// saw2sin
module saw2sin
( input  var        i_clk
, input  var [15:0] i_saw
, output var [15:0] o_sin
);
Size in the first run: roughly 6100 cells after synthesis, ~16 flip-flops, ~33 I/O pins, about 0.044 mm^2 of cells after synthesis.
clock: 55.4 ns
lec_check: 0
abc_area: 0
cap_margin: 10
cell_pad_in_sites_detail_placement: 0
core_margin: 7
core_utilization: 57
cts_cluster_diameter: 183
cts_cluster_size: 100
gpl_routability_driven: 0
gpl_timing_driven: 0
setup_slack_margin: -2.0
slew_margin: 20
tns_end_percent: 5
run.sh (not shown) runs the stock make flow with config.mk's settings and CLKGATE_MAP_FILE=.
The baseline completed, yet does not pass: setup timing.
Then changed:
CORE_MARGIN = 2   (was 7)
CORE_UTILIZATION = 28   (was 57)
CTS_CLUSTER_DIAMETER = default   (was 183)
CTS_CLUSTER_SIZE = default   (was 100)
SETUP_SLACK_MARGIN = 2.98   (was -2.0)
TNS_END_PERCENT = 40   (was 5)
What happened: The changed run produced a layout that fails on setup timing. Cell count is higher by about 20%. Design area increases by 13%. Worst hold slack is better by 0.047 ns. Global-route usage came out lower by 11 points. Count of clock-buffer cells in the layout stays the same. Utilization shrinks by 32 points. Sequential cell count is unchanged. Synthesized cell count does not change. Wire length rises by 14%. Via count increases by 6.4%.
Then changed:
ABC_AREA = default   (was 0)
CAP_MARGIN = 20   (was 10)
CELL_PAD_IN_SITES_DETAIL_PLACEMENT = default   (was 0)
CORE_UTILIZATION = 65   (was 28)
GPL_ROUTABILITY_DRIVEN = default   (was 0)
GPL_TIMING_DRIVEN = default   (was 0)
SETUP_SLACK_MARGIN = default   (was 2.98)
TNS_END_PERCENT = default   (was 40)
clock period = 52.8 ns   (was 55.4 ns; I/O delays follow)
- With this change the flow failed in 3_5_place_dp (DPL-0033)
- area after synthesis stays the same
- die size fell by about 56%
- synthesized cell count stays the same
Then changed:
ABC_AREA = 1   (was default)
CORE_ASPECT_RATIO = 1.34   (was default)
CORE_UTILIZATION = 40   (was 65)
MIN_ROUTING_LAYER = met2   (was default)
clock period = 63.8 ns   (was 52.8 ns; I/O delays follow)
Outcome:
- The new run ran to the end with violations: DRC
- synthesized area climbs slightly
- synthesized cell count came out higher by roughly a tenth
- die size came out higher by well over a third
Then changed:
ABC_AREA = default   (was 1)
CORE_ASPECT_RATIO = default   (was 1.34)
CORE_UTILIZATION = 70   (was 40)
MIN_ROUTING_LAYER = default   (was met2)
clock period = 54.0 ns   (was 63.8 ns; I/O delays follow)
The new run died in 3_5_place_dp.
Synthesized area drops by about 0.65%.
Die area drops by 43%.
Synthesized cell count drops by about 11%.
Then changed:
CORE_UTILIZATION = 57   (was 70)
clock period = 57.4 ns   (was 54.0 ns; I/O delays follow)
=>
- Now the flow never finished: it broke off in 5_1_grt
- area after synthesis does not change
- die area climbs by about a fifth
- synthesized cell count does not change

---

## build 88
The RTL this note starts from:
==> flow/design.v <==
`default_nettype none
module cordic
( input  var [15:0] i_qph  
, output var [15:0] o_sin  
);
logic [15:0] i_x;
logic [15:0] i_y;
always_comb i_x = i_qph[15] ? 16'h0000 : 16'hDBD9;
always_comb i_y = i_qph[15] ? 16'hDBD9 : 16'h0000;
logic [22:0] cordic_angle [0:18];
always_comb cordic_angle[ 0] = 23'h25C80A;  
always_comb cordic_angle[ 1] = 23'h13F670;  
always_comb cordic_angle[ 2] = 23'h0A2223;  
always_comb cordic_angle[ 3] = 23'h05161A;  
always_comb cordic_angle[ 4] = 23'h028BAF;  
always_comb cordic_angle[ 5] = 23'h0145EC;  
always_comb cordic_angle[ 6] = 23'h00A2F8;  
always_comb cordic_angle[ 7] = 23'h00517C;  
always_comb cordic_angle[ 8] = 23'h0028BE;  
always_comb cordic_angle[ 9] = 23'h00145F;  
always_comb cordic_angle[10] = 23'h000A2F;  
always_comb cordic_angle[11] = 23'h000517;  
always_comb cordic_angle[12] = 23'h00028B;  
always_comb cordic_angle[13] = 23'h000145;  
always_comb cordic_angle[14] = 23'h0000A2;  
always_comb cordic_angle[15] = 23'h000051;  
always_comb cordic_angle[16] = 23'h000028;  
always_comb cordic_angle[17] = 23'h000014;  
always_comb cordic_angle[18] = 23'h00000A;  
/*verilator lint_off UNOPTFLAT*/
logic [18:0] x [0:19];
logic [18:0] y [0:19];
logic [22:0] p [0:19];
/*verilator lint_on UNOPTFLAT*/
always_comb x[0] = {1'b0, i_x, {2{1'b0}}};
always_comb y[0] = {1'b0, i_y, {2{1'b0}}};
always_comb p[0] = {i_qph, {7{1'b0}}};
/*verilator lint_off ALWCOMBORDER*/
for (genvar i = 0; i < 19; i = i + 1) begin: l_cordic_steps
  always_comb
    if (p[i][22]) begin
      x[i+1] = x[i] + (y[i] >>> (i+1));
      y[i+1] = y[i] - (x[i] >>> (i+1));
      p[i+1] = p[i] + cordic_angle[i];
    end else begin
      x[i+1] = x[i] - (y[i] >>> (i+1));
      y[i+1] = y[i] + (x[i] >>> (i+1));
      p[i+1] = p[i] - cordic_angle[i];
    end
end
/*verilator lint_on ALWCOMBORDER*/
always_comb
  if (i_qph > 16'd65508)   o_sin = 16'hFFFE;
  else if (i_qph < 16'd32) o_sin = i_qph + (i_qph >> 1);
  else                     o_sin = y[19][17:2];
endmodule
`default_nettype none
module saw2sin
( input  var        i_clk
, input  var [15:0] i_saw
, output var [15:0] o_sin
);
logic invert;
always_comb invert = i_saw[15];
logic reverse;
always_comb reverse = i_saw[14];
logic [15:0] qsaw;
always_comb qsaw = reverse
  ? {~i_saw[13:0], 2'b11}  
  : {i_saw[13:0], 2'b01};  
logic [15:0] qsin;
cordic cordic
( .i_qph (qsaw)
, .o_sin (qsin)
);
logic [16:0] sin;
always_ff @(posedge i_clk) sin <= reverse
  ? (invert ? ~{1'b1, qsin[15:0]}           
            : {1'b1, qsin[15:0]} + 17'd1)   
  : (invert ? ~{1'b1, qsin[15:0]} + 17'd2   
            : {1'b1, qsin[15:0]} + 17'd0);  
always_comb o_sin = sin[16:1];
endmodule
make LEC_CHECK=0 ABC_AREA=0 CAP_MARGIN=35 CELL_PAD_IN_SITES_DETAIL_PLACEMENT=0 CORE_MARGIN=7 CORE_UTILIZATION=65 CTS_CLUSTER_DIAMETER=183 CTS_CLUSTER_SIZE=100 GPL_ROUTABILITY_DRIVEN=0 GPL_TIMING_DRIVEN=0 SETUP_SLACK_MARGIN=-2.0 SLEW_MARGIN=20 TNS_END_PERCENT=5 finish   # period 55.4 ns
Build 88: complete, dirty (negative setup slack)
What build 72 does differently from build 88 at the input level:
# build 88
export LEC_CHECK = 0
export ABC_AREA = 0
export CAP_MARGIN = 35
export CELL_PAD_IN_SITES_DETAIL_PLACEMENT = 0
export CORE_MARGIN = 7
export CORE_UTILIZATION = 65
export CTS_CLUSTER_DIAMETER = 183
export CTS_CLUSTER_SIZE = 100
export GPL_ROUTABILITY_DRIVEN = 0
export GPL_TIMING_DRIVEN = 0
export SETUP_SLACK_MARGIN = -2.0
export SLEW_MARGIN = 20
export TNS_END_PERCENT = 5
create_clock -name core_clock -period 55.4 [get_ports {i_clk}]
# build 72
export LEC_CHECK = 0
export ABC_AREA = 0
export CAP_MARGIN = 10
export CELL_PAD_IN_SITES_DETAIL_PLACEMENT = 2
export CELL_PAD_IN_SITES_GLOBAL_PLACEMENT = 1
export CORE_ASPECT_RATIO = 1.35
export CORE_MARGIN = 6
export CORE_UTILIZATION = 28
export CTS_CLUSTER_SIZE = 60
export GPL_ROUTABILITY_DRIVEN = 1
export GPL_TIMING_DRIVEN = 0
export PLACE_DENSITY = 0.83
export SETUP_SLACK_MARGIN = 2.98
export SLEW_MARGIN = 20
create_clock -name core_clock -period 55.4 [get_ports {i_clk}]
[summary]
FAIL for each of build 88 and build 72. No final results exist for build 72, since it was stopped by error GRT-0116 during global routing. Build 88: all stages done; final checks FAILED (negative setup slack). For area fraction in mux cells, build 88 and build 72 come out practically identical. Going from build 88 to build 72, the die size was found to have gone up by about 120%. Build 72 vs build 88 on total setup buffers inserted after CTS: build 72 is the higher one. Compared with build 88, build 72 degrades placed wire-length estimate. Measured against build 72, the number of cell rows of build 88 comes out at 0.57 times the reference value. From build 72 to build 88, number of nets in the synthesized netlist did not move at all.
Inputs modified between build 72 and build 77:
# build 72
export LEC_CHECK = 0
export ABC_AREA = 0
export CAP_MARGIN = 10
export CELL_PAD_IN_SITES_DETAIL_PLACEMENT = 2
export CELL_PAD_IN_SITES_GLOBAL_PLACEMENT = 1
export CORE_ASPECT_RATIO = 1.35
export CORE_MARGIN = 6
export CORE_UTILIZATION = 28
export CTS_CLUSTER_SIZE = 60
export GPL_ROUTABILITY_DRIVEN = 1
export GPL_TIMING_DRIVEN = 0
export PLACE_DENSITY = 0.83
export SETUP_SLACK_MARGIN = 2.98
export SLEW_MARGIN = 20
create_clock -name core_clock -period 55.4 [get_ports {i_clk}]
# build 77
export LEC_CHECK = 0
export ABC_AREA = 0
export CAP_MARGIN = 10
export CELL_PAD_IN_SITES_DETAIL_PLACEMENT = 2
export CORE_MARGIN = 2
export CORE_UTILIZATION = 28
export GPL_ROUTABILITY_DRIVEN = 0
export GPL_TIMING_DRIVEN = 1
export PLACE_DENSITY_LB_ADDON = 0.04
export SETUP_SLACK_MARGIN = 2.98
export SLEW_MARGIN = 20
create_clock -name core_clock -period 55.4 [get_ports {i_clk}]
[summary]
Build 72 failed in global routing with GRT-0116. The flow completed for build 77, but it is not clean: the layout still shows max-capacitance violations, max-slew violations, negative setup slack. Sort build 72 and build 77 by number of placed cells counting well taps, descending, and build 77 comes first. In build 77, the die outline area came out about 4% below the value in build 72. Going from build 72 to build 77, half-perimeter wire length of the detailed placement result shrank by more than 10%.
Relative to build 77, the following input files were edited for build 10:
# build 77
export LEC_CHECK = 0
export ABC_AREA = 0
export CAP_MARGIN = 10
export CELL_PAD_IN_SITES_DETAIL_PLACEMENT = 2
export CORE_MARGIN = 2
export CORE_UTILIZATION = 28
export GPL_ROUTABILITY_DRIVEN = 0
export GPL_TIMING_DRIVEN = 1
export PLACE_DENSITY_LB_ADDON = 0.04
export SETUP_SLACK_MARGIN = 2.98
export SLEW_MARGIN = 20
create_clock -name core_clock -period 55.4 [get_ports {i_clk}]
# build 10
export LEC_CHECK = 0
export ABC_AREA = 1
export CAP_MARGIN = 25
export CELL_PAD_IN_SITES_DETAIL_PLACEMENT = 2
export CELL_PAD_IN_SITES_GLOBAL_PLACEMENT = 1
export CORE_ASPECT_RATIO = 1.35
export CORE_MARGIN = 2
export CORE_UTILIZATION = 28
export CTS_CLUSTER_DIAMETER = 226
export CTS_CLUSTER_SIZE = 60
export GPL_ROUTABILITY_DRIVEN = 1
export GPL_TIMING_DRIVEN = 0
export HOLD_SLACK_MARGIN = -0.09
export MAX_ROUTING_LAYER = met4
export MIN_ROUTING_LAYER = met2
export PLACE_DENSITY = 0.83
export SETUP_SLACK_MARGIN = 2.98
export SLEW_MARGIN = 20
create_clock -name core_clock -period 55.4 [get_ports {i_clk}]
--- outcome ---
- Seen in the log of build 10: GRT-0116 during global routing, after which the run never completed.
- Summed standard-cell area reported by yosys for build 10: 0.65% up relative to build 77
- Number of buffers added on ports on build 10 is down relative to build 77.
- Diff build 77 and build 10: synthesized area lower in build 77
- Number of placed instances, taps included: build 10 lower than build 77
- Diff build 77 -> build 10 | fraction of the mapped netlist area in compound gates | decrease of 10 points
- When build 10 is set beside build 77, its fraction of the mapped netlist area in simple logic gates turns out to be 7.4 points larger.
What build 22 does differently from build 10 at the input level:
# build 10
export LEC_CHECK = 0
export ABC_AREA = 1
export CAP_MARGIN = 25
export CELL_PAD_IN_SITES_DETAIL_PLACEMENT = 2
export CELL_PAD_IN_SITES_GLOBAL_PLACEMENT = 1
export CORE_ASPECT_RATIO = 1.35
export CORE_MARGIN = 2
export CORE_UTILIZATION = 28
export CTS_CLUSTER_DIAMETER = 226
export CTS_CLUSTER_SIZE = 60
export GPL_ROUTABILITY_DRIVEN = 1
export GPL_TIMING_DRIVEN = 0
export HOLD_SLACK_MARGIN = -0.09
export MAX_ROUTING_LAYER = met4
export MIN_ROUTING_LAYER = met2
export PLACE_DENSITY = 0.83
export SETUP_SLACK_MARGIN = 2.98
export SLEW_MARGIN = 20
create_clock -name core_clock -period 55.4 [get_ports {i_clk}]
# build 22
export LEC_CHECK = 0
export ABC_AREA = 1
export CAP_MARGIN = 35
export CELL_PAD_IN_SITES_DETAIL_PLACEMENT = 2
export CELL_PAD_IN_SITES_GLOBAL_PLACEMENT = 1
export CORE_ASPECT_RATIO = 1.35
export CORE_MARGIN = 2
export CORE_UTILIZATION = 28
export CTS_CLUSTER_DIAMETER = 37
export CTS_CLUSTER_SIZE = 60
export GPL_ROUTABILITY_DRIVEN = 1
export GPL_TIMING_DRIVEN = 0
export HOLD_SLACK_MARGIN = -0.09
export MAX_ROUTING_LAYER = met4
export MIN_ROUTING_LAYER = met2
export PLACE_DENSITY = 0.83
export SETUP_SLACK_MARGIN = 2.98
export SLEW_MARGIN = 20
create_clock -name core_clock -period 45.6 [get_ports {i_clk}]
Notes after the runs:
- Build 22: GRT-0116 in global routing -> run aborted
- Diff build 22..build 10 | unique cell type count in the Yosys netlist | unchanged
- Overall die height: build 22 vs build 10 identical
- From build 10 to build 22 the numbers moved as follows: area after synthesis essentially unchanged; post-cts sizing count decreased 18%; synthesized chip area reported by yosys essentially unchanged.
## Diff of input files: build 93 against build 22
# build 22
export LEC_CHECK = 0
export ABC_AREA = 1
export CAP_MARGIN = 35
export CELL_PAD_IN_SITES_DETAIL_PLACEMENT = 2
export CELL_PAD_IN_SITES_GLOBAL_PLACEMENT = 1
export CORE_ASPECT_RATIO = 1.35
export CORE_MARGIN = 2
export CORE_UTILIZATION = 28
export CTS_CLUSTER_DIAMETER = 37
export CTS_CLUSTER_SIZE = 60
export GPL_ROUTABILITY_DRIVEN = 1
export GPL_TIMING_DRIVEN = 0
export HOLD_SLACK_MARGIN = -0.09
export MAX_ROUTING_LAYER = met4
export MIN_ROUTING_LAYER = met2
export PLACE_DENSITY = 0.83
export SETUP_SLACK_MARGIN = 2.98
export SLEW_MARGIN = 20
create_clock -name core_clock -period 45.6 [get_ports {i_clk}]
# build 93
export LEC_CHECK = 0
export CAP_MARGIN = 20
export CORE_MARGIN = 2
export CORE_UTILIZATION = 9
export SLEW_MARGIN = 20
create_clock -name core_clock -period 78.7 [get_ports {i_clk}]
Build 93 did not stop at any stage, and its layout met the timing, design-rule and antenna checks. What build 22 reported for die height has to be multiplied by 1.5 to get the figure for build 93. Cmp build 93 vs build 22: count of unique library cells instantiated by Yosys higher in build 93. Build 93 vs build 22 — last weighted congestion value of the routability-driven placer dropped 0.099. Build 93 against build 22: site row count went up by 88, count of input and output buffers went up by 3.2%, starting density of the core went down by 19 points, share of async-settable or async-resettable flops after synthesis was more or less identical. Comparing build 22 against build 93, there is no change at all in number of synthesized flops with an enable pin. Re core area: build 93 is about 200% up on build 22.

---

red:
// saw2sin: RTL as listed in full above, without the edits since
Settings: LEC_CHECK=0, CAP_MARGIN=20, CELL_PAD_IN_SITES_DETAIL_PLACEMENT=1, CELL_PAD_IN_SITES_GLOBAL_PLACEMENT=3, CORE_MARGIN=2, CORE_UTILIZATION=54, CTS_CLUSTER_SIZE=57, PLACE_DENSITY_LB_ADDON=0.17, SETUP_SLACK_MARGIN=-2.0, SLEW_MARGIN=20; clock period 95.9 ns.
red did not make it past 3_1_place_gp_skip_io, where a tool error ended it.
Inputs modified between red and blue:
- swapping 3 for 0 in CELL_PAD_IN_SITES_GLOBAL_PLACEMENT
- swapping 1 for 2 in CELL_PAD_IN_SITES_DETAIL_PLACEMENT
- putting MAX_ROUTING_LAYER at met4 where nothing was set
### Flow results
Synthesized cell count came out exactly the same in red and blue.
Reported for red and blue, cell row count turned out identical to the last digit.
Diff red..blue | post-synthesis share of cell area spent on and, or, nand and nor gates | unchanged
blue -> red: chip area in the Yosys report delta 0, exact match
What ended blue was a tool error in 3_5_place_dp; the run never finished.
red -> blue: post-synthesis share of cell area spent on full adders, half adders and majority gates delta 0, exact match
Reported for red and blue, share of synthesized cell area in and-or and or-and compound cells turned out identical to the last digit.
Number of storage elements in the synthesis netlist essentially unchanged between red and blue.
The count of cell types in the netlist on blue is in line with that on red.
As far as share of synthesized area occupied by flip-flops and latches goes, blue and red are indistinguishable; the numbers are identical.
Edits applied to the flow inputs when going from blue to green:
- CTS_CLUSTER_SIZE: 57 -> 13
- CORE_UTILIZATION: 54 -> 40
- MAX_ROUTING_LAYER: met4 -> unset
- SETUP_SLACK_MARGIN: -2.0 -> unset
- CELL_PAD_IN_SITES_GLOBAL_PLACEMENT: 0 -> unset
- HOLD_SLACK_MARGIN: unset -> 0.04
- CELL_PAD_IN_SITES_DETAIL_PLACEMENT: 2 -> unset
Findings:
green reached the final stage; the timing, design-rule and antenna checks on its layout passed.
Taking blue as the reference, in green vertical die size up 16%; initial standard-cell utilization of the core down 14 points; number of storage elements in the synthesis netlist flat.
Compared with blue, in green standard cell core area shows an increase of about 35%, routability congestion estimate shows a reduction of 5.1%.
Count of buffers from port buffering delta (green -> blue): insignificant
green against blue: number of distinct standard cells referenced by the synthesized netlist neither gained nor lost much; horizontal die size now sits higher; row count up 17; die area picked up an extra 34%.
For orange, these inputs were changed with respect to green:
- HOLD_SLACK_MARGIN removed (was 0.04)
- MIN_ROUTING_LAYER newly set to met2
- CTS_CLUSTER_SIZE removed (was 13)
- PLACE_DENSITY_LB_ADDON removed (was 0.17)
- the clock period (ns, I/O delays scaled along) changed from 95.9 to 63.8
--- outcome ---
Fraction of area in non-clock buffers: orange > green. Diff green -> orange | wire length | increase of 22%.
